File: design/flow/design.v
`default_nettype none
`timescale 1ns / 1ps
module mul #(
    WIDTH=25,   
    FBITS=20    
    )(
    input wire signed [WIDTH-1:0] a,    
    input wire signed [WIDTH-1:0] b,    
    output reg signed [WIDTH-1:0] val   
    );
    localparam IBITS = WIDTH - FBITS;     
    localparam MSB = 2*WIDTH - IBITS - 1;  
    localparam LSB = WIDTH - IBITS;        
    localparam HALF = {1'b1, {FBITS-1{1'b0}}}; 
    reg sig_diff;   
    reg signed [WIDTH-1:0] a1, b1;   
    reg signed [WIDTH-1:0] prod_t;   
    reg signed [2*WIDTH-1:0] prod;   
    reg [FBITS-1:0] rbits;           
    reg round;   
    reg even;    
    reg signed [WIDTH-1:0] u_result;    
    always @(*) begin
        sig_diff = a[WIDTH-1] ^ b[WIDTH-1];
        a1 = a[WIDTH-1] ? -a : a;    
        b1 = b[WIDTH-1] ? -b : b;    
        prod = a1 * b1;  
        prod_t = prod[MSB:LSB];  
        rbits  = prod[FBITS-1:0];  
        round  = prod[FBITS-1];    
        even  = ~prod[FBITS];      
         u_result = (round && !(even && rbits == HALF)) ? prod_t + 25'b1 : prod_t;  
         val = sig_diff ? -u_result : u_result;
        end
endmodule
`timescale 1ns / 1ps
 module random(
  output wire [31:0] out,
  input wire clk,  
  input wire reset,
  input wire request        
  ); 
  parameter [31:0] mod = 32'b1000_0000_0000_0000_0000_0000_0000_0000;  
  parameter [31:0] a = 32'd22695477;    
  parameter [31:0] c = 32'b1;            
  reg [31:0] temp;              
  reg [63:0] temp1;             
  reg [31:0] temp2;             
  reg [31:0] temp_out;          
  reg [1:0] state;              
always @(posedge clk) begin
        if(state == 2'b00)
            temp1 <= temp * a + c;   
        else if(state == 2'b01)
            temp2 <= temp1 % mod;    
end
always @(posedge clk or posedge reset) begin
        if (reset) begin
            temp <= 32'd13;
            state <= 2'b00;
            temp_out <= 32'd0;
        end
        else begin
            if(state == 2'b00) begin 
                state <= 2'b01;
            end
            else if(state == 2'b01) begin
                state <= 2'b10;
            end
            else begin
                temp <= temp2;         
                if(request) 
                    state <= 2'b00;    
            end
            if (request)
                temp_out <= temp2;
        end
end
assign out = temp_out;
 endmodule
`default_nettype none
`timescale 1ns / 1ps
module barnsley #(
    FP_WIDTH=25,    
    FP_INT=5       
    ) (
    input  wire clk,                                     
    input wire reset,                                    
    output wire [19:0] iter_max,                          
    input wire iter_change,                              
    output reg done,                                     
    output wire complete,                                
    output reg signed [FP_WIDTH-1:0] xn,                 
    output reg signed [FP_WIDTH-1:0] yn
    );
    reg signed [FP_WIDTH-1:0] mul_a_1, mul_b_1, mul_a_2, mul_b_2;
    wire signed [FP_WIDTH-1:0] mul_val_1, mul_val_2;
    mul #(.WIDTH(FP_WIDTH), .FBITS(FP_WIDTH - FP_INT)) mul_inst_0 (
        /*verilator lint_on PINCONNECTEMPTY*/
        .a(mul_a_1),
        .b(mul_b_1),
        .val(mul_val_1)
    );
    mul #(.WIDTH(FP_WIDTH), .FBITS(FP_WIDTH - FP_INT)) mul_inst_1 (
        /*verilator lint_on PINCONNECTEMPTY*/
        .a(mul_a_2),
        .b(mul_b_2),
        .val(mul_val_2)
    );
    wire [31:0] random_out;
    random random_inst(.out(random_out), .clk(clk), .reset(reset), .request(done) );
    reg [19:0] n;
    reg signed [FP_WIDTH-1:0] x;
    reg signed [FP_WIDTH-1:0] y;
    reg [3:0] state;  
    reg [19:0] iter_value;
    reg iter_reg;
    wire iter_button;
    always @(posedge clk) 
    begin
        iter_reg <= iter_change;
    end
    assign iter_button = iter_change & ~iter_reg;
    localparam signed [FP_WIDTH-1:0] FP_0_16 = 25'b0000000101000111101011100;  
    localparam signed [FP_WIDTH-1:0] FP_0_15 = 25'b0000000100110011001100110;  
    localparam signed [FP_WIDTH-1:0] NFP_0_15 = 25'b1111111011001100110011010;  
    localparam signed [FP_WIDTH-1:0] FP_0_85 = 25'b0000011011001100110011001;  
    localparam signed [FP_WIDTH-1:0] FP_0_04 = 25'b0000000001010001111010111;   
    localparam signed [FP_WIDTH-1:0] NFP_0_04 = 25'b1111110011001100110011010;  
    localparam signed [FP_WIDTH-1:0] FP_0_2  = 25'b0000000110011001100110011;   
    localparam signed [FP_WIDTH-1:0] FP_0_23 = 25'b0000000111010111000010100;  
    localparam signed [FP_WIDTH-1:0] FP_0_22 = 25'b0000000111000010100011110;  
    localparam signed [FP_WIDTH-1:0] FP_0_24 = 25'b0000000111101011100001010;  
    localparam signed [FP_WIDTH-1:0] FP_0_26 = 25'b0000001000010100011110101;  
    localparam signed [FP_WIDTH-1:0] NFP_0_26 = 25'b1111110111101011100001011; 
    localparam signed [FP_WIDTH-1:0] FP_0_28 = 25'b0000001000111101011100001;  
    localparam signed [FP_WIDTH-1:0] FP_1_5  = 25'b0000110000000000000000000;  
    assign complete = (n >= iter_value);
    always @(posedge clk or posedge reset) 
    begin
        if (reset) 
            begin
                x <= 0;  y <= 0;
                xn <= 0; yn <= 0;
                n <= 0;  done <= 0;
                state <= 0;
                iter_value <= 1000;
            end
        else if (iter_button) 
            begin
                done <= 0;
                if (iter_value < 10000)
                    iter_value <= iter_value + 3000; 
            end
        else if (complete)
            done <= 0;
        else
            begin
                case (state)
                    4'b0000: 
                    begin
                        done <= 0;
                        state <= 4'b0001;
                    end
                    4'b0001: 
                    begin
                        done <= 0;
                        if (random_out < 32'd21474836)
                                xn <= 0;
                        else if (random_out < 32'd1846835936)
                            begin 
                                mul_a_1 <= x;
                                mul_b_1 <= FP_0_85;  
                                mul_a_2 <= y;
                                mul_b_2 <= FP_0_04;  
                            end
                        else if (random_out < 32'd1997159792)
                            begin 
                                mul_a_1 <= x;
                                mul_b_1 <= FP_0_2;  
                                mul_a_2 <= y;
                                mul_b_2 <= (FP_0_26);  
                            end
                        else 
                            begin
                                mul_a_1 <= x;
                                mul_b_1 <= (FP_0_15);  
                                mul_a_2 <= y;
                                mul_b_2 <= FP_0_28;  
                            end
                        state <= 4'b0010;
                    end
                    4'b0010: 
                    begin
                        done <= 0;
                        if (random_out < 32'd21474836)
                                xn <= 0;
                        else if (random_out < 32'd1846835936)
                            begin
                                xn <= mul_val_1 + mul_val_2; 
                            end
                        else if (random_out < 32'd1997159792)
                            begin 
                                xn <= mul_val_1 - mul_val_2; 
                            end
                        else 
                            begin
                                xn <= -mul_val_1 + mul_val_2;
                            end
                        state <= 4'b0011;
                    end
                    4'b0011: 
                    begin
                        done <= 0;
                        if (random_out < 32'd21474836)
                            begin
                                mul_a_1 <= FP_0_16;  
                                mul_b_1 <= y; 
                            end
                        else if (random_out < 32'd1846835936)
                            begin 
                                mul_a_1 <= x;
                                mul_b_1 <= (FP_0_04);  
                                mul_a_2 <= y;
                                mul_b_2 <= FP_0_85;  
                            end
                        else if (random_out < 32'd1997159792)
                            begin 
                                mul_a_1 <= x;
                                mul_b_1 <= FP_0_23;  
                                mul_a_2 <= y;
                                mul_b_2 <= FP_0_22;  
                            end
                        else 
                            begin
                                mul_a_1 <= x;
                                mul_b_1 <= FP_0_26;  
                                mul_a_2 <= y;
                                mul_b_2 <= FP_0_24;  
                            end
                        state <= 4'b0100;
                    end 
                    4'b0100: 
                    begin
                        done <= 0;
                        if (random_out < 32'd21474836)
                            begin
                                yn <= mul_val_1;
                            end
                        else if (random_out < 32'd1846835936) 
                            begin 
                                yn <= -mul_val_1 + mul_val_2 + FP_1_5;
                            end
                        else if (random_out < 32'd1997159792)
                            begin 
                                yn <= mul_val_1 + mul_val_2 + FP_1_5;
                            end
                        else 
                            begin
                                yn <= mul_val_1 + mul_val_2;
                            end
                        state <= 4'b0101;
                    end                     
                    4'b0101:
                    begin
                        x <= xn;
                        y <= yn;
                        n <= n + 1;
                        done <= 1;
                        state <= 4'b0000;
                    end
                endcase
            end
    end
    assign iter_max = iter_value;
endmodule
File: design/flow/config.mk
export PLATFORM = sky130hd
export DESIGN_NAME = barnsley
export DESIGN_NICKNAME = barnsley
export VERILOG_FILES = /design/flow/design.v
export SDC_FILE = /design/flow/constraint.sdc
export NUM_CORES = 4
export LEC_CHECK = 0
export CAP_MARGIN = 20
export CORE_MARGIN = 2
export CORE_UTILIZATION = 19
export SLEW_MARGIN = 20
File: design/flow/constraint.sdc
create_clock -name core_clock -period 14.8 [get_ports {clk}]
set_input_delay 2.9600 -clock core_clock [delete_from_list [all_inputs] [get_ports {clk}]]
set_output_delay 2.9600 -clock core_clock [all_outputs]
set_load 0.01 [all_outputs]
File: design/flow/run.sh
#!/bin/bash
# the make line also repeats each setting of config.mk as NAME=value (left out here)
make -C /OpenROAD-flow-scripts/flow DESIGN_CONFIG=/design/flow/config.mk WORK_HOME=/design/flow/orfs CLKGATE_MAP_FILE= finish
==> impl_metrics.toml, run 1 <==
# yosys + openroad results
[status]
status = "complete, no violations"

[critical_path]
crit_start = "mul_a_2[4]"
r2r_cells = 48
critical_path_class = "flop to flop"
required_ns = 15.29
rr_endpoint = "yn[24]"
cp_top_family = "simple AND/OR/NAND/NOR gates"
reg2reg_slack_ns = 0.61
crit_buf_inv = 6
cp.depth = 48
critPathLaunchType = "flop"
cp_common_cell = "fa_1"
cp-end-kind = "flop"
cp_slowest_stage_delay_ns = 0.62
crit_path_max_fanout = 10
cp_slowest_cell = "or4_1"
crit_path_end = "yn[24]"
cp.arrival_ns = 14.68
worstReg2RegStart = "mul_a_2[4]"

[synth]
synth-seq-area-share = 0.1404
synthMuxAreaShare = 0.01859
ys_area_sq_mm = 0.06941
top_cell = "inv_1"
largest_area_cell = "fa_1"
synth-simple-area-share = 0.1316
synth_cell_types = 108
edf_count = 151
ys_cells = 7469
topCellsByArea = "fa_1 (36%), ha_1 (10%), inv_1 (9.1%)"
ys_sh_adder = 0.4663
synth-seq-cells = 359
avgSynthCellArea_sq_um = 9.293
yosysWarnings = 3
xor_share = 0.05179
top_logic_kind = "adder cells"
flop_cell = "dfrtp_1"
synthAoiAreaFrac = 0.08476
synthesis.instances = 7469
ys_top_cells_by_count = "inv_1 (1675), fa_1 (1264), nand2_1 (648), ha_1 (564), nor2_1 (519)"
top_area_frac = 0.3646
syn_area_sq_mm = 0.06941
postSynth.asyncResetShare = 0.5766

[clock_tree]
cts.root.buffer_cell = "clkbuf_16"
tritoncts = "built"
numCtsBuffers = 45
insertion_delay_ns = 0.65
clock-sinks = 359
cts.path.max_buffers = 3
cts-htree-levels = 2
clkTransAtPathRegs_ns = 0.06

[final_timing]
whs_ns = 0.4038
hold_viol = 0
finClkSkew_ns = 0.05509
worstMarginPinSlew_ns = 1.223
timing.final.max_slew_violations = 0
worst_slack_ns = 0.6123
fmax_ghz = 0.07048
fin_crit_ns = 14.19
timing.slew.headroom = 0.1844
min_period_over_period = 0.9586
finalSetupViolations = 0

[die]
dieArea_sq_mm = 0.3702
dieHeight_microns = 608.4
io_pins = 75
placement_rows = 221
die_w_microns = 608.4
initial_core_util = 0.1912
core_sq_mm = 0.3631

[cells_and_area]
nFillCells = 39600
nets = 9339
finalInstanceArea_sq_mm = 0.07871
area_growth_pct = 13.41

[hold_path]
hold_class = "flop to flop"
worstHoldStart = "iter_value[14]"
holdPathEnd = "iter_value[14]"
holdPathStages = 0

[drt]
wl_per_cell_microns = 17.10
dr.first_iter.drc_count = 4104
dr_total_vias = 51600
vias_per_cell = 4.181
antenna_left = 0
drt-total-wl_microns = 211000
drt-pass1-iter-count = 8
drcViolationCount = 0

[global_routing]
gr-usage-all-layers = 0.1144
first_global_vias = 53290
antenna_found_initial = 9
grt-ovfl-total = 0
grt_pass1_wl_microns = 328400
grt_max_degree = 104

[run]
maxCapViolCount = 0
warning_count = 79

[place]
gp_congestion = 0.9748
preCtsSetupSlack_ns = 0.1189
io_buffer_count = 71
placed_area_sq_mm = 0.07671
place_hpwl_microns = 176300
-- routing by layer --
layer  wire, microns  vias up  track usage
li1                -    23340            -
met1           85530    26100       0.1456
met2           96500     1750       0.1843
met3           13840      407      0.01693
met4           15120        4      0.06642
met5              37        -            0
-- layout make-up --
type	instances	area, sq um	share of cell area
clock inverters	20	198.9	0.002527
clock buffers	63	1275	0.01620
repair buffers	272	2235	0.02839
well taps	4794	5998	0.07620
multi-input cells	5152	52940	0.6726
inverters	1678	6310	0.08016
flip-flops and latches	359	9748	0.1238
diodes	3	7.507	0.00009537
-- stage by stage --
step | TNS [ns] | util | std cells
after detailed placement | 0 | 0.2113 | 12240
final | 0 | 0.2168 | 12340
after floorplan | 0 | - | 7471
after global placement | -0.02211 | 0.2113 | 12240
after global routing | -0.06648 | 0.2168 | 12340
after CTS | 0 | 0.2154 | 12320
-- repair_timing --
action                                  in CTS  in global routing
endpoints found under the setup margin       1                 15
hold buffers                                 0                  0
cloned                                       0                  0
pin swaps                                    0                  9
setup buffers                                0                 13
gates resized                                1                 67
==> run 2: changes to the inputs <==
Settings changed: ABC_AREA set to 1, CORE_ASPECT_RATIO set to 0.5, CORE_UTILIZATION 19 to 72, CTS_CLUSTER_DIAMETER set to 397, CTS_CLUSTER_SIZE set to 95, PLACE_DENSITY set to 0.4, SETUP_SLACK_MARGIN set to -0.52, TNS_END_PERCENT set to 5.
Clock period 14.8 ns to 8.19 ns, I/O delays scaled along.
==> run 2 against run 1 <==
Compared with the run above: area after synthesis grew 5.1%; the run now fails in global routing (5_1_grt); die area shrank 72%; synthesized cell count grew 25%.
==> impl_metrics.toml, run 2 <==
# generated from flow reports
[status]
tool.error = "[ERROR GRT-0116] Global routing finished with congestion. Check the congestion regions in the DRC Viewer."
status = "aborted with a tool error"
stop_stage = "global routing (5_1_grt)"

[synth]
synthMuxAreaShare = 0.002625
ys_cells = 9329
synthAoiAreaFrac = 0.04841
synth-simple-area-share = 0.1996
ys_area_sq_mm = 0.07293
synth_cell_types = 70
synth-seq-cells = 359
top_cell = "inv_1"
largest_area_cell = "fa_1"
syn_area_sq_mm = 0.07293
synthesis.instances = 9329
top_logic_kind = "adder cells"
postSynth.asyncResetShare = 0.5766
topCellsByArea = "fa_1 (35%), inv_1 (13%), nand2_1 (10%)"
synth-seq-area-share = 0.1337
edf_count = 151
xor_share = 0.03186
flop_cell = "dfrtp_1"
top_area_frac = 0.3470
ys_sh_adder = 0.4437
yosysWarnings = 3
ys_top_cells_by_count = "inv_1 (2435), nand2_1 (1974), fa_1 (1264), nor2_1 (967), ha_1 (564)"
avgSynthCellArea_sq_um = 7.818

[die]
initial_core_util = 0.7276
dieArea_sq_mm = 0.1040
core_sq_mm = 0.1002
placement_rows = 82
io_pins = 75
dieHeight_microns = 229.1
die_w_microns = 454.1

[global_routing]
grt-ovfl-total = 195
gr-usage-all-layers = 0.6656

[place]
preCtsSetupSlack_ns = -4.196
place_inst = 12170
placed_area_sq_mm = 0.08788
place_hpwl_microns = 235800
gp_congestion = 1.137
io_buffer_count = 71

[clock_tree]
cts.path.max_buffers = 3
cts.root.buffer_cell = "clkbuf_16"
cts-htree-levels = 1
clock-sinks = 359
numCtsBuffers = 7
run 2: per-stage QoR:
stage | utilization | hold WS [ns] | TNS (ns)
after CTS | 0.8891 | 0.4490 | -134.45
after detailed placement | 0.8767 | 0.3891 | -155.78
after global placement | 0.8767 | 0.3895 | -142.55
after floorplan | - | 0.4003 | -92.90
run 2: per-layer routing:
layer / global-route usage / GRT overflow
met5: 0.2840 / 1
met4: 0.5644 / 66
met3: 0.4650 / 10
met2: 0.8709 / 98
met1: 0.6960 / 20
run 2: timing repair:
item,4_1_cts
setup buffers,26
setup endpoints to repair,50
pin swaps,40
gates resized,209
hold buffers,0
==> run 3: changes to the inputs <==
Settings changed: ABC_AREA 1 to not set, CAP_MARGIN 20 to 0, CELL_PAD_IN_SITES_DETAIL_PLACEMENT set to 1, CORE_ASPECT_RATIO 0.5 to not set, CORE_UTILIZATION 72 to 70, CTS_CLUSTER_DIAMETER 397 to 376, CTS_CLUSTER_SIZE 95 to 77, GPL_ROUTABILITY_DRIVEN set to 0, MAX_ROUTING_LAYER set to met4, PLACE_DENSITY 0.4 to not set, SETUP_SLACK_MARGIN -0.52 to not set, SLEW_MARGIN 20 to 35.
Clock period 8.19 ns to 25.4 ns, I/O delays scaled along.
==> run 3 against run 2 <==
Compared with the run above: the run fails in detailed placement (3_5_place_dp); area after synthesis decreased by 4.8%; synthesized cell count decreased by 20%; die area decreased by 2.2%.
==> impl_metrics.toml, run 3 <==
# generated from flow reports
[status]
status = "aborted with a tool error"
stop_stage = "detailed placement (3_5_place_dp)"
tool.error = "[ERROR DPL-0033] detailed placement checks failed during check placement."

[synth]
ys_top_cells_by_count = "inv_1 (1675), fa_1 (1264), nand2_1 (648), ha_1 (564), nor2_1 (519)"
top_cell = "inv_1"
largest_area_cell = "fa_1"
xor_share = 0.05179
synth-seq-area-share = 0.1404
edf_count = 151
ys_cells = 7469
synthAoiAreaFrac = 0.08476
synth-seq-cells = 359
synth_cell_types = 108
postSynth.asyncResetShare = 0.5766
top_area_frac = 0.3646
ys_area_sq_mm = 0.06941
flop_cell = "dfrtp_1"
syn_area_sq_mm = 0.06941
top_logic_kind = "adder cells"
topCellsByArea = "fa_1 (36%), ha_1 (10%), inv_1 (9.1%)"
synth-simple-area-share = 0.1316
ys_sh_adder = 0.4663
synthesis.instances = 7469
yosysWarnings = 3
synthMuxAreaShare = 0.01859
avgSynthCellArea_sq_um = 9.293

[place]
io_buffer_count = 71

[die]
io_pins = 75
dieArea_sq_mm = 0.1017
dieHeight_microns = 318.9
core_sq_mm = 0.09828
die_w_microns = 318.9
placement_rows = 115
initial_core_util = 0.7062
==> run 3: through the flow <==
stage / setup WS, ns / std cells / cell area [sq um] / hold slack (ns)
after global placement: 9.901 / 8682 / 72030 / 0.3960
after floorplan: 11.75 / 7471 / 69410 / 0.4003
==> run 4: changes to the inputs <==
Settings changed: CAP_MARGIN 0 to 20, CELL_PAD_IN_SITES_DETAIL_PLACEMENT 1 to not set, CORE_UTILIZATION 70 to 14, CTS_CLUSTER_DIAMETER 376 to not set, CTS_CLUSTER_SIZE 77 to not set, GPL_ROUTABILITY_DRIVEN 0 to not set, MAX_ROUTING_LAYER met4 to not set, SLEW_MARGIN 35 to 20, TNS_END_PERCENT 5 to not set.
Clock period 25.4 ns to 19.1 ns, I/O delays scaled along.
==> run 4 against run 3 <==
Compared with the run above: area after synthesis is the same; die area grew to 4.9 times the previous value; the run now finishes clean; synthesized cell count is the same.
==> impl_metrics.toml, run 4 <==
# yosys + openroad results
[final_timing]
finClkSkew_ns = 0.06959
fmax_ghz = 0.06232
setup_tns_ns = 0
finalSetupViolations = 0
fin_crit_ns = 16.05
worstMarginPinSlew_ns = 1.184
timing.final.max_slew_violations = 0
rsz0062_at_grt = "false"
min_period_over_period = 0.8401
timing.slew.headroom = 0.2024
hold_viol = 0

[die]
die_w_microns = 708.1
io_pins = 75
dieArea_sq_mm = 0.5014
placement_rows = 258
core_sq_mm = 0.4939
initial_core_util = 0.1405
dieHeight_microns = 708.1

[cells_and_area]
sequential_cell_area_sq_mm = 0.009748
nets = 9257
nFillCells = 55340
comb_area_sq_mm = 0.05274
area_growth_pct = 15.20
final_core_util = 0.1619

[critical_path]
cp-end-kind = "flop"
crit_path_max_fanout = 16
cp_top_family = "adder cells"
r2r_cells = 46
crit_start = "mul_a_1[0]"
critPathLaunchType = "flop"
cp_slowest_stage_delay_ns = 0.87
reg2reg_slack_ns = 3.05
cp.depth = 46
crit_path_end = "yn[24]"
crit_buf_inv = 6
rr_endpoint = "yn[24]"
cp_common_cell = "fa_1"
worstReg2RegStart = "mul_a_1[0]"
required_ns = 19.65
cp.arrival_ns = 16.59
critical_path_class = "flop to flop"
cp_slowest_cell = "xor2_1"

[drt]
drt-total-wl_microns = 216900
wl_per_cell_microns = 15.53
drcViolationCount = 0
vias_per_cell = 3.709
antenna_left = 0
dr.first_iter.drc_count = 4089
dr_total_vias = 51800
drt-pass1-iter-count = 6

[clock_tree]
tritoncts = "built"
cts_setup_buffers = 0
cts.root.buffer_cell = "clkbuf_16"
cts-resized-gates = 0
clkTransAtPathRegs_ns = 0.07
cts-htree-levels = 2
insertion_delay_ns = 0.68
cts.path.max_buffers = 3
clock-sinks = 359
cts_hold_buf = 0
numCtsBuffers = 42

[synth]
postSynth.asyncResetShare = 0.5766
avgSynthCellArea_sq_um = 9.293
top_area_frac = 0.3646
top_cell = "inv_1"
ys_cells = 7469
synth_cell_types = 108
synth-seq-cells = 359
synth-simple-area-share = 0.1316
xor_share = 0.05179
flop_cell = "dfrtp_1"
yosysWarnings = 3
synthesis.instances = 7469
topCellsByArea = "fa_1 (36%), ha_1 (10%), inv_1 (9.1%)"
synthMuxAreaShare = 0.01859
synth-seq-area-share = 0.1404
edf_count = 151
synthAoiAreaFrac = 0.08476
largest_area_cell = "fa_1"
top_logic_kind = "adder cells"
ys_area_sq_mm = 0.06941
ys_sh_adder = 0.4663
syn_area_sq_mm = 0.06941
ys_top_cells_by_count = "inv_1 (1675), fa_1 (1264), nand2_1 (648), ha_1 (564), nor2_1 (519)"

[place]
gp_congestion = 0.9233
io_buffer_count = 71
place_hpwl_microns = 176900

[hold_path]
worstHoldStart = "iter_value[14]"
hold_class = "flop to flop"
holdPathEnd = "iter_value[14]"
holdPathStages = 0

[global_routing]
grt_pass1_wl_microns = 337100
antenna_found_initial = 11
gr-usage-all-layers = 0.08661
grt_max_degree = 91
grt-ovfl-total = 0
first_global_vias = 54500

[status]
status = "complete, no violations"

[run]
maxCapViolCount = 0
warning_count = 76
-- run 4: stage by stage --
step                hold WS [ns]  area, sq um  worst slack (ns)  std cells
floorplan                 0.4003        69410             5.453       7471
global placement          0.3966        78530             3.312      13880
detailed placement        0.3867        78540             3.149      13880
CTS                       0.4017        79920             3.046      13960
global route              0.4236        79940             2.041      13960
finish                    0.3956        79950             3.054      13970
-- run 4: area by class of cell --
cell class / instances / share of cell area
diodes: 5 / 0.0001565
clock buffers: 55 / 0.01401
clock inverters: 23 / 0.003365
inverters: 1678 / 0.07887
multi-input cells: 5152 / 0.6596
flip-flops and latches: 359 / 0.1219
well taps: 6500 / 0.1017
repair buffers: 193 / 0.02034
-- run 4: metal layers --
metal | wire length, microns | part of all wire | GRT usage | vias to the layer above
li1 | - | - | - | 23150
met1 | 91760 | 0.42 | 0.1135 | 26390
met2 | 96990 | 0.45 | 0.1386 | 1908
met3 | 22260 | 0.10 | 0.02652 | 350
met4 | 5803 | 0.027 | 0.02050 | 6
met5 | 91 | 0.00042 | 0 | -
==> run 5: changes to the inputs <==
Settings changed: ABC_AREA set to 0, CAP_MARGIN 20 to 15, CORE_UTILIZATION 14 to 71, CTS_CLUSTER_SIZE set to 37, SETUP_SLACK_MARGIN set to 3.37.
Clock period 19.1 ns to 11.9 ns, I/O delays scaled along.
==> run 5 against run 4 <==
Compared with the run above: the run now fails in global routing (5_1_grt); synthesized cell count is the same; die area down 80%; area after synthesis did not move.
==> impl_metrics.toml, run 5 <==
# generated from flow reports
[status]
status = "aborted with a tool error"
stop_stage = "global routing (5_1_grt)"
tool.error = "[ERROR GRT-0232] Routing congestion too high. Check the congestion heatmap in the GUI."

[clock_tree]
cts.root.buffer_cell = "clkbuf_16"
numCtsBuffers = 39
cts-htree-levels = 2
cts_hold_buf = 0
cts.path.max_buffers = 3
clock-sinks = 359

[synth]
postSynth.asyncResetShare = 0.5766
top_area_frac = 0.3646
ys_cells = 7469
avgSynthCellArea_sq_um = 9.293
synth-seq-area-share = 0.1404
synth-seq-cells = 359
yosysWarnings = 3
topCellsByArea = "fa_1 (36%), ha_1 (10%), inv_1 (9.1%)"
largest_area_cell = "fa_1"
edf_count = 151
ys_area_sq_mm = 0.06941
ys_sh_adder = 0.4663
xor_share = 0.05179
top_cell = "inv_1"
synthAoiAreaFrac = 0.08476
ys_top_cells_by_count = "inv_1 (1675), fa_1 (1264), nand2_1 (648), ha_1 (564), nor2_1 (519)"
synthesis.instances = 7469
syn_area_sq_mm = 0.06941
synthMuxAreaShare = 0.01859
flop_cell = "dfrtp_1"
synth-simple-area-share = 0.1316
synth_cell_types = 108
top_logic_kind = "adder cells"

[global_routing]
grt-ovfl-total = 72
gr-usage-all-layers = 0.7183

[die]
io_pins = 75
initial_core_util = 0.7166
core_sq_mm = 0.09685
dieHeight_microns = 316.7
dieArea_sq_mm = 0.1003
die_w_microns = 316.7
placement_rows = 114

[place]
gp_congestion = 1.057
io_buffer_count = 71
place_hpwl_microns = 202200
placed_area_sq_mm = 0.08151
## run 5: timing repair
action                     4_1_cts
gates resized                  322
setup buffers                   94
pin swaps                      190
setup endpoints to repair       50
## run 5: metal layers
| metal | GRT usage | GRT overflow |
|---|---|---|
| met1 | 0.7048 | 0 |
| met2 | 0.9304 | 34 |
| met3 | 0.5133 | 2 |
| met4 | 0.7339 | 36 |
| met5 | 0.2519 | 0 |
## run 5: per-stage QoR
step	hold slack, ns	setup slack, ns	util	cells
2_1_floorplan	0.4003	-0.7526	-	7471
4_1_cts	0.4159	-0.8997	0.8780	9990
3_5_place_dp	0.4037	-1.702	0.8416	9825
3_3_place_gp	0.3862	-1.432	0.8416	9825
==> run 6: changes to the inputs <==
Settings changed: ABC_AREA 0 to 1, SETUP_SLACK_MARGIN 3.37 to 2.78.
Clock period 11.9 ns to 10.7 ns, I/O delays scaled along.
==> run 6 against run 5 <==
Compared with the run above: the run again fails in global routing (5_1_grt); area after synthesis grew 5.1%; synthesized cell count up 25%; die area is 5.0% higher.
==> impl_metrics.toml, run 6 <==
# generated from flow reports
[synth]
yosysWarnings = 3
avgSynthCellArea_sq_um = 7.818
flop_cell = "dfrtp_1"
postSynth.asyncResetShare = 0.5766
ys_top_cells_by_count = "inv_1 (2435), nand2_1 (1974), fa_1 (1264), nor2_1 (967), ha_1 (564)"
edf_count = 151
topCellsByArea = "fa_1 (35%), inv_1 (13%), nand2_1 (10%)"
ys_sh_adder = 0.4437
syn_area_sq_mm = 0.07293
top_cell = "inv_1"
ys_area_sq_mm = 0.07293
synthesis.instances = 9329
synth_cell_types = 70
ys_cells = 9329
largest_area_cell = "fa_1"
synth-seq-area-share = 0.1337
synth-seq-cells = 359
xor_share = 0.03186
synthMuxAreaShare = 0.002625
top_area_frac = 0.3470
synth-simple-area-share = 0.1996
synthAoiAreaFrac = 0.04841
top_logic_kind = "adder cells"

[clock_tree]
cts.path.max_buffers = 3
numCtsBuffers = 37
cts-htree-levels = 2
clock-sinks = 359
cts.root.buffer_cell = "clkbuf_16"

[place]
preCtsSetupSlack_ns = -1.509
gp_congestion = 1.108
placed_area_sq_mm = 0.08748
io_buffer_count = 71
place_hpwl_microns = 228100

[global_routing]
grt-ovfl-total = 350
gr-usage-all-layers = 0.7070

[die]
dieArea_sq_mm = 0.1053
initial_core_util = 0.7158
placement_rows = 117
die_w_microns = 324.5
io_pins = 75
dieHeight_microns = 324.5
core_sq_mm = 0.1019

[status]
status = "aborted with a tool error"
stop_stage = "global routing (5_1_grt)"
tool.error = "[ERROR GRT-0232] Routing congestion too high. Check the congestion heatmap in the GUI."
## run 6: metrics by stage
stage / cells / TNS [ns]
2_1_floorplan: 9331 / -1.325
3_5_place_dp: 12060 / -24.67
4_1_cts: 12260 / -5.789
3_3_place_gp: 12060 / -14.31
## run 6: layer usage
metal | global-route usage | GRT overflow
met4 | 0.6559 | 162
met5 | 0.1979 | 0
met1 | 0.7351 | 11
met2 | 0.9004 | 168
met3 | 0.5114 | 9
## run 6: what timing repair did
item                                    CTS
buffers inserted                        134
cloned                                    1
hold endpoints to repair                  0
pin swaps                               238
hold buffers                              0
endpoints found under the setup margin   50
gates resized                           617
==> run 7: changes to the inputs <==
Settings changed: ABC_AREA 1 to not set, CAP_MARGIN 15 to 0, CORE_UTILIZATION 71 to 72, CTS_CLUSTER_DIAMETER set to 28, CTS_CLUSTER_SIZE 37 to 99, HOLD_SLACK_MARGIN set to -0.07, MAX_ROUTING_LAYER set to met4, PLACE_DENSITY_LB_ADDON set to 0.24, SETUP_SLACK_MARGIN 2.78 to 2.54, TNS_END_PERCENT set to 5.
Clock period 10.7 ns to 10.5 ns, I/O delays scaled along.
==> run 7 against run 6 <==
Compared with the run above: the flow again stops in global routing (5_1_grt); die area down 6.1%; synthesized cell count down 20%; area after synthesis down 4.8%.
==> impl_metrics.toml, run 7 <==
# generated from flow reports
[synth]
postSynth.asyncResetShare = 0.5766
top_area_frac = 0.3646
synth_cell_types = 108
topCellsByArea = "fa_1 (36%), ha_1 (10%), inv_1 (9.1%)"
top_cell = "inv_1"
ys_cells = 7469
synthAoiAreaFrac = 0.08476
synth-simple-area-share = 0.1316
flop_cell = "dfrtp_1"
xor_share = 0.05179
synthesis.instances = 7469
syn_area_sq_mm = 0.06941
top_logic_kind = "adder cells"
ys_top_cells_by_count = "inv_1 (1675), fa_1 (1264), nand2_1 (648), ha_1 (564), nor2_1 (519)"
yosysWarnings = 3
edf_count = 151
avgSynthCellArea_sq_um = 9.293
ys_area_sq_mm = 0.06941
synth-seq-area-share = 0.1404
ys_sh_adder = 0.4663
synthMuxAreaShare = 0.01859
synth-seq-cells = 359
largest_area_cell = "fa_1"

[die]
die_w_microns = 314.5
core_sq_mm = 0.09529
dieArea_sq_mm = 0.09890
io_pins = 75
dieHeight_microns = 314.5
initial_core_util = 0.7283
placement_rows = 113

[clock_tree]
cts.root.buffer_cell = "clkbuf_16"
cts.path.max_buffers = 3
numCtsBuffers = 75
clock-sinks = 359
cts-htree-levels = 3
cts_hold_buf = 0

[place]
io_buffer_count = 71
place_hpwl_microns = 196600
placed_area_sq_mm = 0.08188
gp_congestion = 1.101

[status]
stop_stage = "global routing (5_1_grt)"
tool.error = "[ERROR GRT-0232] Routing congestion too high. Check the congestion heatmap in the GUI."
status = "aborted with a tool error"

[global_routing]
gr-usage-all-layers = 0.6960
grt-ovfl-total = 9
## run 7: what timing repair did
item | in CTS
setup buffers | 41
endpoints found under the setup margin | 50
pin swaps | 72
gates resized | 171
## run 7: through the flow
step	hold slack, ns	instances	utilization	worst slack, ns
after floorplan	0.4003	7471	-	-2.153
after CTS	0.4013	10100	0.8996	-2.303
after global placement	0.4012	9917	0.8592	-2.389
after detailed placement	0.4045	9917	0.8592	-2.686
## run 7: routing by layer
layer	GRT overflow	track usage
met5	-	-
met4	5	0.6437
met1	0	0.6836
met3	0	0.4830
met2	4	0.8952
==> run 8: changes to the inputs <==
Settings changed: CAP_MARGIN 0 to 5, CTS_CLUSTER_DIAMETER 28 to 26, CTS_CLUSTER_SIZE 99 to 37, HOLD_SLACK_MARGIN -0.07 to not set, MAX_ROUTING_LAYER met4 to not set, PLACE_DENSITY set to 0.66, PLACE_DENSITY_LB_ADDON 0.24 to not set, SETUP_SLACK_MARGIN 2.54 to 3.05.
Clock period 10.5 ns to 12.1 ns, I/O delays scaled along.
==> run 8 against run 7 <==
Compared with the run above: the run again fails in global routing (5_1_grt); die area unchanged; synthesized cell count unchanged; area after synthesis unchanged.
==> impl_metrics.toml, run 8 <==
# generated from flow reports
[synth]
synth-seq-cells = 359
synth-seq-area-share = 0.1404
synth_cell_types = 108
flop_cell = "dfrtp_1"
avgSynthCellArea_sq_um = 9.293
top_area_frac = 0.3646
largest_area_cell = "fa_1"
yosysWarnings = 3
ys_area_sq_mm = 0.06941
syn_area_sq_mm = 0.06941
synth-simple-area-share = 0.1316
top_cell = "inv_1"
synthMuxAreaShare = 0.01859
top_logic_kind = "adder cells"
synthAoiAreaFrac = 0.08476
postSynth.asyncResetShare = 0.5766
xor_share = 0.05179
ys_cells = 7469
synthesis.instances = 7469
ys_top_cells_by_count = "inv_1 (1675), fa_1 (1264), nand2_1 (648), ha_1 (564), nor2_1 (519)"
topCellsByArea = "fa_1 (36%), ha_1 (10%), inv_1 (9.1%)"
edf_count = 151
ys_sh_adder = 0.4663

[place]
io_buffer_count = 71
gp_congestion = 1.041
place_hpwl_microns = 197200
place_inst = 9785

[clock_tree]
cts.root.buffer_cell = "clkbuf_16"
clock-sinks = 359
cts.path.max_buffers = 3
cts-htree-levels = 3
cts_hold_buf = 0
numCtsBuffers = 87

[die]
core_sq_mm = 0.09529
placement_rows = 113
dieHeight_microns = 314.5
die_w_microns = 314.5
io_pins = 75
dieArea_sq_mm = 0.09890
initial_core_util = 0.7283

[status]
status = "aborted with a tool error"
tool.error = "[ERROR GRT-0232] Routing congestion too high. Check the congestion heatmap in the GUI."
stop_stage = "global routing (5_1_grt)"

[global_routing]
gr-usage-all-layers = 0.7214
grt-ovfl-total = 255
[run 8: through the flow]
stage	hold slack [ns]	cell area [sq um]	setup WS (ns)	TNS, ns
4_1_cts	0.4005	84650	-1.031	-11.75
3_5_place_dp	0.3883	80830	-1.453	-18.54
3_3_place_gp	0.3937	80830	-1.243	-11.84
2_1_floorplan	0.4003	69750	-0.5584	-2.466
[run 8: timing repair]
action | in CTS
gates resized | 146
pin swaps | 41
endpoints found under the setup margin | 50
buffers inserted | 7
[run 8: routing by layer]
layer,GRT usage,overflow
met1,0.7132,12
met2,0.9158,111
met3,0.5358,6
met4,0.7236,126
met5,0.2785,0
==> run 9: changes to the inputs <==
Settings changed: CAP_MARGIN 5 to 20, CORE_UTILIZATION 72 to 65, CTS_CLUSTER_DIAMETER 26 to 208, CTS_CLUSTER_SIZE 37 to not set, PLACE_DENSITY 0.66 to not set, SETUP_SLACK_MARGIN 3.05 to not set, TNS_END_PERCENT 5 to not set.
Clock period 12.1 ns to 12.2 ns, I/O delays scaled along.
==> run 9 against run 8 <==
Compared with the run above: now fails the layout checks on negative setup slack; area after synthesis did not move; die area rose by 11%; synthesized cell count did not move.
==> impl_metrics.toml, run 9 <==
# yosys + openroad results
[status]
status = "finished with violations"
so_faults = "negative setup slack"

[die]
dieHeight_microns = 330.8
initial_core_util = 0.6575
io_pins = 75
dieArea_sq_mm = 0.1094
die_w_microns = 330.8
core_sq_mm = 0.1056
placement_rows = 119

[synth]
top_area_frac = 0.3646
top_cell = "inv_1"
xor_share = 0.05179
top_logic_kind = "adder cells"
ys_top_cells_by_count = "inv_1 (1675), fa_1 (1264), nand2_1 (648), ha_1 (564), nor2_1 (519)"
synthAoiAreaFrac = 0.08476
synthMuxAreaShare = 0.01859
ys_cells = 7469
topCellsByArea = "fa_1 (36%), ha_1 (10%), inv_1 (9.1%)"
syn_area_sq_mm = 0.06941
synth-seq-area-share = 0.1404
yosysWarnings = 3
largest_area_cell = "fa_1"
synth-seq-cells = 359
flop_cell = "dfrtp_1"
postSynth.asyncResetShare = 0.5766
avgSynthCellArea_sq_um = 9.293
synth_cell_types = 108
edf_count = 151
synth-simple-area-share = 0.1316
synthesis.instances = 7469
ys_area_sq_mm = 0.06941
ys_sh_adder = 0.4663

[critical_path]
rr_endpoint = "yn[15]"
cp.arrival_ns = 13.34
worstReg2RegStart = "mul_a_1[3]"
required_ns = 12.64
reg2reg_slack_ns = -0.70
cp_slowest_cell = "or4_4"
crit_buf_inv = 30
cp_slowest_stage_delay_ns = 0.60
crit_path_end = "yn[15]"
r2r_cells = 58
cp_top_family = "adder cells"
critical_path_class = "flop to flop"
cp.depth = 58
cp_common_cell = "buf_4"
crit_start = "mul_a_1[3]"
cp-end-kind = "flop"
critPathLaunchType = "flop"
crit_path_max_fanout = 6

[hold_path]
hold_class = "flop to flop"
holdPathStages = 0
holdPathEnd = "iter_value[14]"
worstHoldStart = "iter_value[14]"

[drt]
dr_total_vias = 59030
wl_per_cell_microns = 22.32
dr.first_iter.drc_count = 5329
vias_per_cell = 5.836
drt-pass1-iter-count = 9
drcViolationCount = 0
drt-total-wl_microns = 225800
antenna_left = 0

[final_timing]
worst_slack_ns = -0.7030
finalSetupViolations = 18
hold_viol = 0
min_period_over_period = 1.058
timing.final.max_slew_violations = 0
finClkSkew_ns = 0.04671
rsz0062_at_grt = "true"
worstMarginPinSlew_ns = 1.169
fmax_ghz = 0.07750
fin_crit_ns = 12.90
timing.slew.headroom = 0.2152

[cells_and_area]
nFillCells = 6572
area_growth_pct = 24.71
final_core_util = 0.8200
nets = 10520
finalInstanceArea_sq_mm = 0.08656

[place]
io_buffer_count = 71
place_hpwl_microns = 183100
placed_area_sq_mm = 0.08077
gp_congestion = 1.009

[global_routing]
grt_pass1_wl_microns = 342800
gr-usage-all-layers = 0.4124
antenna_found_initial = 13
grt_max_degree = 137
first_global_vias = 62320
grt-ovfl-total = 0

[clock_tree]
cts.path.max_buffers = 3
cts.root.buffer_cell = "clkbuf_16"
numCtsBuffers = 40
tritoncts = "built"
clock-sinks = 359
clkTransAtPathRegs_ns = 0.06
cts-htree-levels = 2
cts_hold_buf = 0
insertion_delay_ns = 0.62

[run]
maxCapViolCount = 0
warning_count = 84
run 9: area by class of cell:
cell class              count  area (sq um)  area share
clock buffers              48          1052     0.01216
clock inverters            26         346.6    0.004004
inverters                1678          6330     0.07313
flip-flops and latches    359          9748      0.1126
well taps                1391          1740     0.02011
repair buffers           1454         11670      0.1348
diodes                      6         15.01   0.0001735
multi-input cells        5152         55660      0.6430
run 9: metal layers:
| metal | global-route usage | vias up | routed length (microns) |
|---|---|---|---|
| met5 | 0 | - | 13 |
| met4 | 0.2147 | 2 | 14290 |
| met3 | 0.08690 | 830 | 21470 |
| met2 | 0.6698 | 2967 | 105900 |
| met1 | 0.5230 | 29530 | 84110 |
| li1 | - | 25700 | - |
run 9: repair_timing:
| action | in CTS | in global routing |
|---|---|---|
| endpoints found under the setup margin | 26 | 28 |
| buffers inserted | 96 | 67 |
| hold endpoints to repair | 0 | 0 |
| pin swaps | 163 | 199 |
| resized | 358 | 310 |
run 9: through the flow:
step	TNS (ns)	hold WS, ns	std cells	setup slack [ns]
after floorplan	-1.653	0.4003	7471	-0.4546
after global placement	-14.65	0.3873	9877	-1.264
after global routing	-14.85	0.4233	10110	-1.163
after detailed placement	-16.71	0.3909	9877	-1.266
final	-5.417	0.4063	10110	-0.7030
after CTS	-2.609	0.4079	10040	-0.4457
==> run 10: changes to the inputs <==
Settings changed: CAP_MARGIN 20 to 15, CORE_UTILIZATION 65 to 72, CTS_CLUSTER_DIAMETER 208 to not set, CTS_CLUSTER_SIZE set to 37.
Clock period 12.2 ns to 12.3 ns, I/O delays scaled along.
==> run 10 against run 9 <==
Compared with the run above: the layout still fails its checks (negative setup slack); wire length increased by 23%; hold slack improved by 0.0094 ns; via count increased by 12%; core utilization increased by 7.4 points; synthesized cell count unchanged; design area decreased by 1.6%; largest cell class unchanged; cell count decreased by 1.3%; sequential share of layout area increased by 0.19 points.
==> impl_metrics.toml, run 10 <==
# yosys + openroad results
[synth]
top_cell = "inv_1"
avgSynthCellArea_sq_um = 9.293
synthesis.instances = 7469
ys_area_sq_mm = 0.06941
synth-seq-area-share = 0.1404
edf_count = 151
syn_area_sq_mm = 0.06941
largest_area_cell = "fa_1"
postSynth.asyncResetShare = 0.5766
topCellsByArea = "fa_1 (36%), ha_1 (10%), inv_1 (9.1%)"
synthAoiAreaFrac = 0.08476
synth_cell_types = 108
top_logic_kind = "adder cells"
top_area_frac = 0.3646
synth-simple-area-share = 0.1316
yosysWarnings = 3
flop_cell = "dfrtp_1"
ys_top_cells_by_count = "inv_1 (1675), fa_1 (1264), nand2_1 (648), ha_1 (564), nor2_1 (519)"
synth-seq-cells = 359
xor_share = 0.05179
ys_cells = 7469
synthMuxAreaShare = 0.01859
ys_sh_adder = 0.4663

[critical_path]
cp_common_cell = "buf_4"
crit_buf_inv = 16
crit_path_end = "yn[23]"
crit_path_max_fanout = 4
cp_slowest_stage_delay_ns = 0.71
cp_top_family = "adder cells"
critPathLaunchType = "flop"
critical_path_class = "flop to flop"
rr_endpoint = "yn[23]"
r2r_cells = 56
cp.arrival_ns = 14.41
cp.depth = 56
cp-end-kind = "flop"
worstReg2RegStart = "mul_a_1[4]"
crit_start = "mul_a_1[4]"
required_ns = 12.80
cp_slowest_cell = "nor2_1"
reg2reg_slack_ns = -1.61

[hold_path]
holdPathEnd = "random_inst.temp2[18]"
holdPathStages = 0
hold_class = "flop to flop"
worstHoldStart = "random_inst.temp1[18]"

[drt]
vias_per_cell = 6.597
wl_per_cell_microns = 27.77
drt-pass1-iter-count = 14
dr.first_iter.drc_count = 9453
dr_total_vias = 65860
drt-total-wl_microns = 277200
drcViolationCount = 0
antenna_left = 0

[final_timing]
worstMarginPinSlew_ns = 1.231
timing.final.max_slew_violations = 0
hold_viol = 0
min_period_over_period = 1.131
finalSetupViolations = 33
timing.slew.headroom = 0.1731
finClkSkew_ns = 0.04263
rsz0062_at_grt = "true"
worst_slack_ns = -1.611
setup_tns_ns = -27.93
fmax_ghz = 0.07188
fin_crit_ns = 13.91

[cells_and_area]
area_growth_pct = 22.74
final_core_util = 0.8940
nFillCells = 4169
nets = 10490

[clock_tree]
insertion_delay_ns = 0.65
cts.path.max_buffers = 3
numCtsBuffers = 41
cts_hold_buf = 0
tritoncts = "built"
cts.root.buffer_cell = "clkbuf_16"
cts-htree-levels = 2
clock-sinks = 359
clkTransAtPathRegs_ns = 0.07

[global_routing]
busiest_layer = "met2"
antenna_found_initial = 31
met1_usage = 0.5796
grtUsageMet2 = 0.8370
gr-usage-all-layers = 0.5450
grt_pass1_wl_microns = 401000
first_global_vias = 70390
grt_max_degree = 125
grt-ovfl-total = 0
met3_usage = 0.2154

[place]
preCtsSetupSlack_ns = -1.173
place_hpwl_microns = 200100
gp_congestion = 1.048
io_buffer_count = 71

[status]
status = "finished with violations"
so_faults = "negative setup slack"

[die]
dieHeight_microns = 314.5
core_sq_mm = 0.09529
placement_rows = 113
dieArea_sq_mm = 0.09890
io_pins = 75
initial_core_util = 0.7283
die_w_microns = 314.5

[run]
maxCapViolCount = 0
warning_count = 90
## run 10: timing repair
| action | in CTS | in global routing |
|---|---|---|
| gates resized | 256 | 242 |
| endpoints found under the setup margin | 24 | 30 |
| setup buffers | 72 | 60 |
| pin swaps | 158 | 132 |
## run 10: metrics by stage
stage | instances | area [sq um] | hold slack [ns]
after floorplan | 7471 | 69750 | 0.4003
after global placement | 9761 | 80510 | 0.3928
after detailed placement | 9761 | 80510 | 0.3926
after CTS | 9907 | 83600 | 0.4183
after global routing | 9968 | 85160 | 0.4141
final | 9982 | 85190 | 0.4157
## run 10: per-layer routing
metal  up-vias  share of wire
met4        26           0.13
met1     31180           0.30
met3      2725           0.15
li1      25640              -
met2      6290           0.43
met5         -         0.0014
## run 10: cell type report
| cell class | instances | area, sq um | area share |
|---|---|---|---|
| Tap cell | 1265 | 1583 | 0.01858 |
| Timing Repair Buffer | 1430 | 11270 | 0.1323 |
| Sequential cell | 359 | 9752 | 0.1145 |
| Clock buffer | 52 | 1109 | 0.01301 |
| Clock inverter | 24 | 257.7 | 0.003025 |
| Inverter | 1678 | 6320 | 0.07418 |
| Multi-Input combinational cell | 5152 | 54850 | 0.6438 |
| Antenna cell | 22 | 55.05 | 0.0006462 |
==> run 11: changes to the inputs <==
Settings changed: ABC_AREA set to 1, CAP_MARGIN 15 to 20, CTS_CLUSTER_DIAMETER set to 315, CTS_CLUSTER_SIZE 37 to 99, PLACE_DENSITY set to 0.36, SETUP_SLACK_MARGIN set to -0.95, TNS_END_PERCENT set to 10.
Clock period 12.3 ns to 9.61 ns, I/O delays scaled along.
==> run 11 against run 10 <==
Compared with the run above: the run now fails in global routing (5_1_grt); area after synthesis increased by 5.1%; die area increased by 5.0%; synthesized cell count increased by 25%.
==> impl_metrics.toml, run 11 <==
# generated from flow reports
[status]
status = "aborted with a tool error"
stop_stage = "global routing (5_1_grt)"
tool.error = "[ERROR GRT-0232] Routing congestion too high. Check the congestion heatmap in the GUI."

[synth]
ys_top_cells_by_count = "inv_1 (2435), nand2_1 (1974), fa_1 (1264), nor2_1 (967), ha_1 (564)"
syn_area_sq_mm = 0.07293
ys_sh_adder = 0.4437
avgSynthCellArea_sq_um = 7.818
ys_area_sq_mm = 0.07293
largest_area_cell = "fa_1"
synthAoiAreaFrac = 0.04841
synth-simple-area-share = 0.1996
synthesis.instances = 9329
edf_count = 151
topCellsByArea = "fa_1 (35%), inv_1 (13%), nand2_1 (10%)"
flop_cell = "dfrtp_1"
yosysWarnings = 3
top_logic_kind = "adder cells"
synthMuxAreaShare = 0.002625
postSynth.asyncResetShare = 0.5766
xor_share = 0.03186
synth-seq-area-share = 0.1337
top_cell = "inv_1"
synth_cell_types = 70
top_area_frac = 0.3470
ys_cells = 9329
synth-seq-cells = 359

[clock_tree]
numCtsBuffers = 7
cts.root.buffer_cell = "clkbuf_16"
cts_hold_buf = 0
cts.path.max_buffers = 3
cts-htree-levels = 1
clock-sinks = 359

[die]
initial_core_util = 0.7272
die_w_microns = 322.3
placement_rows = 116
io_pins = 75
dieHeight_microns = 322.3
dieArea_sq_mm = 0.1039
core_sq_mm = 0.1003

[global_routing]
grt-ovfl-total = 32
gr-usage-all-layers = 0.7641

[place]
place_inst = 12110
preCtsSetupSlack_ns = -2.819
placed_area_sq_mm = 0.08733
gp_congestion = 1.130
place_hpwl_microns = 236600
io_buffer_count = 71
[run 11: repair_timing]
item                                   in CTS
gates resized                             447
pin swaps                                 159
setup endpoints to repair                  41
setup buffers                              88
endpoints found under the hold margin       0
[run 11: layer usage]
layer | overflow | GRT usage
met2 | 15 | 0.9183
met3 | 2 | 0.6485
met1 | 3 | 0.7666
met5 | 0 | 0.4750
met4 | 12 | 0.6799
[run 11: stage by stage]
| stage | setup TNS (ns) | hold slack [ns] |
|---|---|---|
| after CTS | -55.45 | 0.4486 |
| after detailed placement | -83.99 | 0.3887 |
| after global placement | -68.23 | 0.3871 |
| after floorplan | -27.84 | 0.4003 |
==> run 12: changes to the inputs <==
Settings changed: ABC_AREA 1 to not set, CAP_MARGIN 20 to 0, CELL_PAD_IN_SITES_DETAIL_PLACEMENT set to 0, CTS_CLUSTER_DIAMETER 315 to 29, CTS_CLUSTER_SIZE 99 to 36, GPL_ROUTABILITY_DRIVEN set to 1, HOLD_SLACK_MARGIN set to -0.09, MAX_ROUTING_LAYER set to met4, PLACE_DENSITY 0.36 to not set, SETUP_SLACK_MARGIN -0.95 to 0.34, TNS_END_PERCENT 10 to 90.
Clock period 9.61 ns to 12.2 ns, I/O delays scaled along.
==> run 12 against run 11 <==
Compared with the run above: the flow again stops in global routing (5_1_grt); die area fell by 4.8%; area after synthesis is 4.8% lower; synthesized cell count shrank 20%.
==> impl_metrics.toml, run 12 <==
# generated from flow reports
[synth]
xor_share = 0.05179
synthMuxAreaShare = 0.01859
postSynth.asyncResetShare = 0.5766
top_area_frac = 0.3646
synth-simple-area-share = 0.1316
top_logic_kind = "adder cells"
synth-seq-cells = 359
largest_area_cell = "fa_1"
synthesis.instances = 7469
ys_cells = 7469
topCellsByArea = "fa_1 (36%), ha_1 (10%), inv_1 (9.1%)"
synth_cell_types = 108
flop_cell = "dfrtp_1"
avgSynthCellArea_sq_um = 9.293
top_cell = "inv_1"
edf_count = 151
synthAoiAreaFrac = 0.08476
ys_area_sq_mm = 0.06941
synth-seq-area-share = 0.1404
syn_area_sq_mm = 0.06941
ys_top_cells_by_count = "inv_1 (1675), fa_1 (1264), nand2_1 (648), ha_1 (564), nor2_1 (519)"
ys_sh_adder = 0.4663
yosysWarnings = 3

[clock_tree]
cts_hold_buf = 0
numCtsBuffers = 57
cts.root.buffer_cell = "clkbuf_16"
cts.path.max_buffers = 3
cts-htree-levels = 2
clock-sinks = 359

[status]
status = "aborted with a tool error"
stop_stage = "global routing (5_1_grt)"

[die]
die_w_microns = 314.5
core_sq_mm = 0.09529
initial_core_util = 0.7283
dieHeight_microns = 314.5
io_pins = 75
placement_rows = 113
dieArea_sq_mm = 0.09890

[place]
placed_area_sq_mm = 0.08055
preCtsSetupSlack_ns = -1.420
place_inst = 9747
gp_congestion = 1.081
place_hpwl_microns = 200200
io_buffer_count = 71
==> run 12: stage by stage <==
step	utilization
3_5_place_dp	0.8453
3_3_place_gp	0.8453
4_1_cts	0.8873
2_1_floorplan	-
==> run 12: timing repair <==
action / in CTS
setup buffers: 77
resized: 302
endpoints found under the setup margin: 30
hold endpoints to repair: 0
pin swaps: 162
==> run 13: changes to the inputs <==
Settings changed: ABC_AREA set to 1, CAP_MARGIN 0 to 15, CELL_PAD_IN_SITES_DETAIL_PLACEMENT 0 to not set, CORE_UTILIZATION 72 to 71, CTS_CLUSTER_DIAMETER 29 to not set, CTS_CLUSTER_SIZE 36 to 37, GPL_ROUTABILITY_DRIVEN 1 to not set, HOLD_SLACK_MARGIN -0.09 to not set, MAX_ROUTING_LAYER met4 to not set, SETUP_SLACK_MARGIN 0.34 to -0.65, TNS_END_PERCENT 90 to not set.
Clock period 12.2 ns to 8.91 ns, I/O delays scaled along.
==> run 13 against run 12 <==
Compared with the run above: die area up 6.5%; area after synthesis up 5.1%; the flow again stops in global routing (5_1_grt); synthesized cell count up 25%.
==> impl_metrics.toml, run 13 <==
# generated from flow reports
[synth]
postSynth.asyncResetShare = 0.5766
flop_cell = "dfrtp_1"
ys_top_cells_by_count = "inv_1 (2435), nand2_1 (1974), fa_1 (1264), nor2_1 (967), ha_1 (564)"
synthesis.instances = 9329
synth-seq-cells = 359
synthMuxAreaShare = 0.002625
topCellsByArea = "fa_1 (35%), inv_1 (13%), nand2_1 (10%)"
largest_area_cell = "fa_1"
synthAoiAreaFrac = 0.04841
edf_count = 151
top_logic_kind = "adder cells"
ys_area_sq_mm = 0.07293
avgSynthCellArea_sq_um = 7.818
syn_area_sq_mm = 0.07293
top_area_frac = 0.3470
yosysWarnings = 3
synth-simple-area-share = 0.1996
xor_share = 0.03186
synth_cell_types = 70
synth-seq-area-share = 0.1337
ys_cells = 9329
ys_sh_adder = 0.4437
top_cell = "inv_1"

[global_routing]
gr-usage-all-layers = 0.6848
grt-ovfl-total = 2

[place]
gp_congestion = 1.102
io_buffer_count = 71
place_hpwl_microns = 238600
place_inst = 12160
placed_area_sq_mm = 0.08798

[die]
placement_rows = 117
die_w_microns = 324.5
dieArea_sq_mm = 0.1053
io_pins = 75
core_sq_mm = 0.1019
initial_core_util = 0.7158
dieHeight_microns = 324.5

[clock_tree]
cts.path.max_buffers = 3
clock-sinks = 359
cts-htree-levels = 2
numCtsBuffers = 37
cts.root.buffer_cell = "clkbuf_16"
cts_hold_buf = 0

[status]
stop_stage = "global routing (5_1_grt)"
tool.error = "[ERROR GRT-0116] Global routing finished with congestion. Check the congestion regions in the DRC Viewer."
status = "aborted with a tool error"
## run 13: per-stage QoR
stage                     setup slack (ns)  hold WS (ns)
after detailed placement            -3.265        0.3966
after floorplan                     -2.143        0.4003
after global placement              -2.884        0.3960
after CTS                           -2.549        0.4130
## run 13: repair_timing
action,in CTS
gates cloned,3
gates resized,612
pin swaps,233
buffers inserted,149
endpoints found under the hold margin,0
endpoints found under the setup margin,47
## run 13: metal layers
| layer | overflow | global-route usage |
|---|---|---|
| met1 | 0 | 0.7048 |
| met2 | 1 | 0.8834 |
| met3 | 0 | 0.4935 |
| met4 | 1 | 0.6320 |
| met5 | 0 | 0.1898 |
==> run 14: changes to the inputs <==
Settings changed: ABC_AREA 1 to not set, CAP_MARGIN 15 to 20, CORE_UTILIZATION 71 to 70, CTS_CLUSTER_DIAMETER set to 28, CTS_CLUSTER_SIZE 37 to not set, MAX_ROUTING_LAYER set to met4, SETUP_SLACK_MARGIN -0.65 to 2.54.
Clock period 8.91 ns to 10.5 ns, I/O delays scaled along.
==> run 14 against run 13 <==
Compared with the run above: the run again fails in global routing (5_1_grt); area after synthesis fell by 4.8%; die area fell by 3.4%; synthesized cell count is 20% lower.
==> impl_metrics.toml, run 14 <==
# generated from flow reports
[status]
status = "aborted with a tool error"
stop_stage = "global routing (5_1_grt)"
tool.error = "[ERROR GRT-0232] Routing congestion too high. Check the congestion heatmap in the GUI."

[synth]
synthMuxAreaShare = 0.01859
synth-seq-area-share = 0.1404
syn_area_sq_mm = 0.06941
synth_cell_types = 108
ys_area_sq_mm = 0.06941
synth-seq-cells = 359
avgSynthCellArea_sq_um = 9.293
yosysWarnings = 3
topCellsByArea = "fa_1 (36%), ha_1 (10%), inv_1 (9.1%)"
largest_area_cell = "fa_1"
edf_count = 151
synthAoiAreaFrac = 0.08476
flop_cell = "dfrtp_1"
top_logic_kind = "adder cells"
top_cell = "inv_1"
synthesis.instances = 7469
ys_top_cells_by_count = "inv_1 (1675), fa_1 (1264), nand2_1 (648), ha_1 (564), nor2_1 (519)"
synth-simple-area-share = 0.1316
top_area_frac = 0.3646
postSynth.asyncResetShare = 0.5766
ys_sh_adder = 0.4663
xor_share = 0.05179
ys_cells = 7469

[clock_tree]
cts_hold_buf = 0
cts.path.max_buffers = 3
numCtsBuffers = 73
clock-sinks = 359
cts.root.buffer_cell = "clkbuf_16"
cts-htree-levels = 3

[die]
placement_rows = 115
core_sq_mm = 0.09828
initial_core_util = 0.7062
io_pins = 75
dieArea_sq_mm = 0.1017
dieHeight_microns = 318.9
die_w_microns = 318.9

[place]
gp_congestion = 1.061
place_inst = 9945
preCtsSetupSlack_ns = -2.754
place_hpwl_microns = 198300
io_buffer_count = 71

[global_routing]
grt-ovfl-total = 25
gr-usage-all-layers = 0.7415
==> run 14: stage by stage <==
stage                     setup TNS (ns)  instance area (sq um)
after floorplan                   -37.09                  70300
after global placement            -57.50                  82400
after detailed placement          -71.64                  82410
after CTS                         -57.62                  87090
==> run 14: what timing repair did <==
item                                    in CTS
buffers inserted                            94
pin swaps                                  146
endpoints found under the hold margin        0
resized                                    304
endpoints found under the setup margin      50
==> run 14: metal layers <==
layer | GRT usage | GRT overflow
met5 | - | -
met4 | 0.6629 | 10
met3 | 0.5787 | 13
met2 | 0.9086 | 1
met1 | 0.7354 | 1
==> run 15: changes to the inputs <==
Settings changed: ABC_AREA set to 1, CAP_MARGIN 20 to 0, CELL_PAD_IN_SITES_DETAIL_PLACEMENT set to 0, CORE_ASPECT_RATIO set to 1.07, CORE_MARGIN 2 to 3, CTS_CLUSTER_DIAMETER 28 to 271, CTS_CLUSTER_SIZE set to 40, GPL_ROUTABILITY_DRIVEN set to 1, SETUP_SLACK_MARGIN 2.54 to 5.0, TNS_END_PERCENT set to 5.
Clock period 10.5 ns to 15.0 ns, I/O delays scaled along.
==> run 15 against run 14 <==
Compared with the run above: die area is 6.3% higher; area after synthesis is 5.1% higher; the flow again stops in global routing (5_1_grt); synthesized cell count is 25% higher.
==> impl_metrics.toml, run 15 <==
# generated from flow reports
[synth]
ys_area_sq_mm = 0.07293
yosysWarnings = 3
largest_area_cell = "fa_1"
top_cell = "inv_1"
edf_count = 151
ys_sh_adder = 0.4437
top_area_frac = 0.3470
postSynth.asyncResetShare = 0.5766
avgSynthCellArea_sq_um = 7.818
synthesis.instances = 9329
ys_cells = 9329
synthAoiAreaFrac = 0.04841
synth-simple-area-share = 0.1996
flop_cell = "dfrtp_1"
synthMuxAreaShare = 0.002625
syn_area_sq_mm = 0.07293
topCellsByArea = "fa_1 (35%), inv_1 (13%), nand2_1 (10%)"
ys_top_cells_by_count = "inv_1 (2435), nand2_1 (1974), fa_1 (1264), nor2_1 (967), ha_1 (564)"
top_logic_kind = "adder cells"
synth-seq-area-share = 0.1337
synth_cell_types = 70
synth-seq-cells = 359
xor_share = 0.03186

[clock_tree]
clock-sinks = 359
numCtsBuffers = 12
cts-htree-levels = 1
cts.path.max_buffers = 3
cts.root.buffer_cell = "clkbuf_16"

[die]
dieArea_sq_mm = 0.1081
placement_rows = 121
die_w_microns = 318.0
io_pins = 75
dieHeight_microns = 339.9
core_sq_mm = 0.1025
initial_core_util = 0.7116

[status]
status = "aborted with a tool error"
stop_stage = "global routing (5_1_grt)"

[place]
io_buffer_count = 71
place_hpwl_microns = 206300
gp_congestion = 1.077
-- run 15: through the flow --
step           std cells  hold slack (ns)  area [sq um]  worst slack [ns]
3_3_place_gp       10620           0.3900         75650            0.7970
4_1_cts            10880           0.4120         80140             3.227
2_1_floorplan       9331           0.4003         73490             3.863
3_5_place_dp       10620           0.3887         75650            0.8273
-- run 15: repair_timing --
action | 4_1_cts
setup buffers | 235
setup endpoints to repair | 50
hold buffers | 0
resized | 560
gates cloned | 5
pin swaps | 170
